Setup of P:
==> flow/design.v <==
`timescale 1ns/10ps
module mm_gcd (
    clock,
    reset,
    a,
    b,
    c,
    start,
    finished
);
input clock;
input reset;
input [31:0] a;
input [31:0] b;
output [31:0] c;
reg [31:0] c;
input start;
output finished;
reg finished;
reg [31:0] y;
reg [31:0] x;
always @(posedge clock) begin: MM_GCD_RTL
    if (reset == 0) begin
        y <= 0;
        x <= 0;
        finished <= 1;
        c <= 0;
    end
    else begin
        if (start) begin
            finished <= 1'b0;
            x <= a;
            y <= b;
        end
        else begin
            if ((y == 0)) begin
                finished <= 1'b1;
                c <= x;
            end
            else if ((x > y)) begin
                x <= (x - y);
            end
            else begin
                y <= (y - x);
            end
        end
    end
end
endmodule
Settings: LEC_CHECK=0, CAP_MARGIN=20, CORE_ASPECT_RATIO=0.94, CORE_MARGIN=2, CORE_UTILIZATION=69, CTS_CLUSTER_DIAMETER=169, CTS_CLUSTER_SIZE=53, GPL_TIMING_DRIVEN=1, MAX_ROUTING_LAYER=met4, MIN_ROUTING_LAYER=met1, PLACE_DENSITY=0.61, SLEW_MARGIN=20; clock period 3.06 ns.
run.sh (not shown) runs the stock make flow with config.mk's settings and CLKGATE_MAP_FILE=.
[P] flow finished | final checks: failed | reasons: negative setup slack
[inputs] Q vs P
Settings: MIN_ROUTING_LAYER: met1 -> unset; CTS_CLUSTER_DIAMETER: 169 -> unset; GPL_TIMING_DRIVEN: 1 -> unset; CORE_ASPECT_RATIO: 0.94 -> unset; CORE_UTILIZATION: 69 -> 56; MAX_ROUTING_LAYER: met4 -> unset; CTS_CLUSTER_SIZE: 53 -> unset; ABC_AREA: unset -> 1; PLACE_DENSITY: 0.61 -> unset; the clock period (ns, I/O delays scaled along): 3.06 -> 5.0.
Across P and Q, a clean result was obtained everywhere but in P.
To summarise P: no stage aborted, but the layout did not pass its checks, failing on negative setup slack.
For Q, the timing startpoint of the critical path was y[16], unlike P, where it was x[0].
Compared with P, Q shows data required time of the critical path higher by 1.92 ns.
Q against P: post-detailed-routing wire length has decreased.
Q against P: relative area change from synthesis to final layout dropped 17 points, wire length on met1 climbed about 26%, fmax climbed 4.0%.
Post-synthesis cell type count of Q falls short of that of P by more than half.
Changes in R relative to Q:
Settings: CTS_CLUSTER_DIAMETER: unset -> 376; GPL_TIMING_DRIVEN: unset -> 0; CTS_CLUSTER_SIZE: unset -> 71; HOLD_SLACK_MARGIN: unset -> 0.12; CELL_PAD_IN_SITES_GLOBAL_PLACEMENT: unset -> 1; MIN_ROUTING_LAYER: unset -> met2; PLACE_DENSITY_LB_ADDON: unset -> 0.18; CELL_PAD_IN_SITES_DETAIL_PLACEMENT: unset -> 2.
--- outcome ---
Flow for R halted at global placement, error code FLW-0024. Comparing R against Q, there is no change at all in die span in x. Diff R..Q | boundary pin count | unchanged. Between Q and R, the count of library flops with an enable pin figures differ only marginally. Reported for Q and R, yosys-reported design area after synthesis turned out identical to the last digit.

RTL: the design.v shown in full above, as it stands there.
==> flow/config.mk <==
export PLATFORM = sky130hd
export DESIGN_NAME = mm_gcd
export DESIGN_NICKNAME = mm_gcd
export VERILOG_FILES = /design/flow/design.v
export SDC_FILE = /design/flow/constraint.sdc
export NUM_CORES = 4
export LEC_CHECK = 0
export CAP_MARGIN = 20
export CORE_MARGIN = 8
export CORE_UTILIZATION = 68
export CTS_CLUSTER_DIAMETER = 296
export CTS_CLUSTER_SIZE = 98
export HOLD_SLACK_MARGIN = -0.09
export MAX_ROUTING_LAYER = met4
export PLACE_DENSITY = 0.39
export SLEW_MARGIN = 20
export TNS_END_PERCENT = 35
==> flow/constraint.sdc <==
create_clock -name core_clock -period 5.0 [get_ports {clock}]
set_input_delay 1.0000 -clock core_clock [delete_from_list [all_inputs] [get_ports {clock}]]
set_output_delay 1.0000 -clock core_clock [all_outputs]
set_load 0.01 [all_outputs]
Change:
Settings changed: CORE_MARGIN 8 to 2, CORE_UTILIZATION 68 to 40, CTS_CLUSTER_DIAMETER 296 to 186, CTS_CLUSTER_SIZE 98 to 100, HOLD_SLACK_MARGIN -0.09 to not set, MAX_ROUTING_LAYER met4 to not set, PLACE_DENSITY 0.39 to not set, TNS_END_PERCENT 35 to 10.
What happened: Register-to-register slack gains 0.14 ns; design area went up by about 2.4%; global-route usage went down by 8.5 points; via count went down by about 6%; hold slack loses 0.0030 ns; synthesized cell count does not change; wire length went up by about 4%; cell count went up by about 8%; first-iteration DRC count went down by about 43%.
Change:
Settings changed: CORE_UTILIZATION 40 to 69, CTS_CLUSTER_DIAMETER 186 to 195, TNS_END_PERCENT 10 to not set.
- The changed run passed the timing, DRC and antenna checks
- setup slack gets better by 0.068 ns
- via count rises by 6.7%
- wire length falls by 5.0%
- global-route usage rises by 16 points
- synthesized cell count stays the same
- die area falls by 41%
- final cell count falls by 7.3%
Change:
Settings changed: CORE_UTILIZATION 69 to 40, CTS_CLUSTER_DIAMETER 195 to not set, CTS_CLUSTER_SIZE 100 to not set.
Effect:
- routed wire length went up by 5.3%
- area after synthesis is unchanged
- cell count went up by 7.8%
- sequential share of layout area went down by 0.48 points
- setup slack got worse by 0.068 ns
- clock skew went down by 0.0037 ns
